==> inputs of 04-03 <==
// datapath
module datapath(clk, rst, sw, seg0, seg1,seg2,seg3, mem_addr, mem_wdata, mem_we, mem_rdata);
	input clk, rst;
	input [3:0] sw;
	output [6:0] seg0,seg1,seg2,seg3;
	output [15:0] mem_addr;
	output [15:0] mem_wdata;
	output mem_we;
	input [15:0] mem_rdata;
	wire [15:0] rin, rout;
	wire wr_enable, ram_addr_sel, pcin, ram_out_ctrl, instr_ctrl, acc_enable, acc_out_ctrl, pc_enable, pc_out_ctrl, addsub, a_enable, xor_ctrl, cu_out_ctrl, mul_out_ctrl, mul_acc_out_ctrl, sr_sel, add_ctrl;
	wire[15:0] instr, bus, instr_address, cu_out, r0_out, r1_out,r2_out, r3_out, r4_out, r5_out, r6_out, r7_out, r8_out, r9_out,r10_out, r11_out, r12_out, r13_out, mul_acc_out, sp_out;
	wire [15:0] ra_in, acc_out, sr_out;
	reg [15:0] ram_address, sr_in;
	wire [15:0] ram_out;
	wire[1:0] sp_sel;
	wire[3:0] status_reg;
	sixteen_bit_reg instruction_register(.clk(clk),.rst(rst),.D(bus),.Q(instr),.enable(instr_ctrl));
	program_counter pc(.clk(clk),.rst(rst), .select(pcin), .bus(bus), .out(instr_address),.pc_enable(pc_enable));
	always@(ram_addr_sel or sp_out or instr_address) begin
		if (ram_addr_sel == 1'b1)
			ram_address <= sp_out;
		else 
			ram_address <= instr_address;
	end
	assign mem_addr = ram_address;
	assign mem_wdata = bus;
	assign mem_we = wr_enable;
	assign ram_out = mem_rdata;
	control_unit control_unit_inst
	(	
		.clk(clk), .rst(rst), .instr(instr), .rin(rin), 
		.rout(rout), .gin(acc_enable), .gout(acc_out_ctrl), .pcin(pcin), 
		.pcout(pc_out_ctrl), .addsub(addsub), .a_in(a_enable), 
		.xorctrl(xor_ctrl), .ctrl_out(cu_out_ctrl), 
		.out(cu_out),.ram_addr_sel(ram_addr_sel), .ram_out_ctrl(ram_out_ctrl), 
		.instr_enable(instr_ctrl),.pc_enable(pc_enable), .wr_enable(wr_enable), .sp_sel(sp_sel), .sr_sel(sr_sel), .current_status(sr_out[3:0]),
		.mul_out_ctrl(mul_out_ctrl), .mul_acc_out_ctrl(mul_acc_out_ctrl),
		.add_ctrl(add_ctrl)	
	);
	alu alu_inst(
		.clk(clk), .rst(rst), .a(bus),.a_enable(a_enable), 
  ...
clock: 6.74 ns
lec_check: 0
cap_margin: 15
core_margin: 2
core_utilization: 72
place_density: 0.42
setup_slack_margin: -0.64
slew_margin: 20
run.sh (not shown) runs the stock make flow with config.mk's settings and CLKGATE_MAP_FILE=.
==> inputs of 09-28, as changes to 04-03 <==
- CAP_MARGIN: 15 -> 20
- CTS_CLUSTER_DIAMETER: not set -> 55
- MAX_ROUTING_LAYER: not set -> met4
- PLACE_DENSITY: 0.42 -> 0.65
- SETUP_SLACK_MARGIN: -0.64 -> 1.14
==> flow/constraint.sdc (replaced) <==
create_clock -name core_clock -period 9.3 [get_ports {clk}]
set_input_delay 1.8600 -clock core_clock [delete_from_list [all_inputs] [get_ports {clk}]]
set_output_delay 1.8600 -clock core_clock [all_outputs]
set_load 0.01 [all_outputs]
==> inputs of 10-04, as changes to 04-03 <==
- CAP_MARGIN: 15 -> 20
- CORE_UTILIZATION: 72 -> 59
- PLACE_DENSITY: 0.42 -> not set
- SETUP_SLACK_MARGIN: -0.64 -> -0.45
==> flow/constraint.sdc (replaced) <==
create_clock -name core_clock -period 6.19 [get_ports {clk}]
set_input_delay 1.2380 -clock core_clock [delete_from_list [all_inputs] [get_ports {clk}]]
set_output_delay 1.2380 -clock core_clock [all_outputs]
set_load 0.01 [all_outputs]
==> inputs of 02-21, as changes to 04-03 <==
- CAP_MARGIN: 15 -> 20
- CTS_CLUSTER_SIZE: not set -> 79
- MAX_ROUTING_LAYER: not set -> met4
- PLACE_DENSITY: 0.42 -> not set
- PLACE_DENSITY_LB_ADDON: not set -> 0.01
- SETUP_SLACK_MARGIN: -0.64 -> -0.45
==> flow/constraint.sdc (replaced) <==
create_clock -name core_clock -period 8.63 [get_ports {clk}]
set_input_delay 1.7260 -clock core_clock [delete_from_list [all_inputs] [get_ports {clk}]]
set_output_delay 1.7260 -clock core_clock [all_outputs]
set_load 0.01 [all_outputs]
==> flow_metrics.tcl <==
# metrics dict for downstream scripts
set metrics [dict create \
    status "finished with violations" \
    failed_checks "negative setup slack" \
    initCoreUtil 0.727 \
    worst_slack_ps -1010 \
    report.final.setup_viol 21 \
    cts_made_buffers 39 \
    placed_area_sq_um 33300 \
    use_met3 0.354 \
]
That was 02-21.
==> flow_metrics.tcl <==
# metrics dict for downstream scripts
set metrics [dict create \
    status "finished with violations" \
    failed_checks "max-capacitance violations, max-slew violations, negative setup slack" \
    report.final.setup_viol 34 \
    drv_cap 1 \
    worst_slack_ps -2870 \
    drv_slew 1 \
]
That was 10-04.
==> flow_metrics.tcl <==
# implementation run metrics
set metrics [dict create \
    placed_area_sq_um 32400 \
    initCoreUtil 0.727 \
    cts_made_buffers 41 \
    status "stopped before the end" \
    lastStage "global routing" \
    error_message "[ERROR GRT-0232] Routing congestion too high. Check the congestion heatmap in the GUI." \
]
That was 09-28.
==> flow_metrics.tcl <==
# implementation run metrics
set metrics [dict create \
    status "stopped before the end" \
    lastStage "global routing" \
    error_message "[ERROR GRT-0116] Global routing finished with congestion. Check the congestion regions in the DRC Viewer." \
    initCoreUtil 0.727 \
    placed_area_sq_um 35000 \
]
That was 04-03.
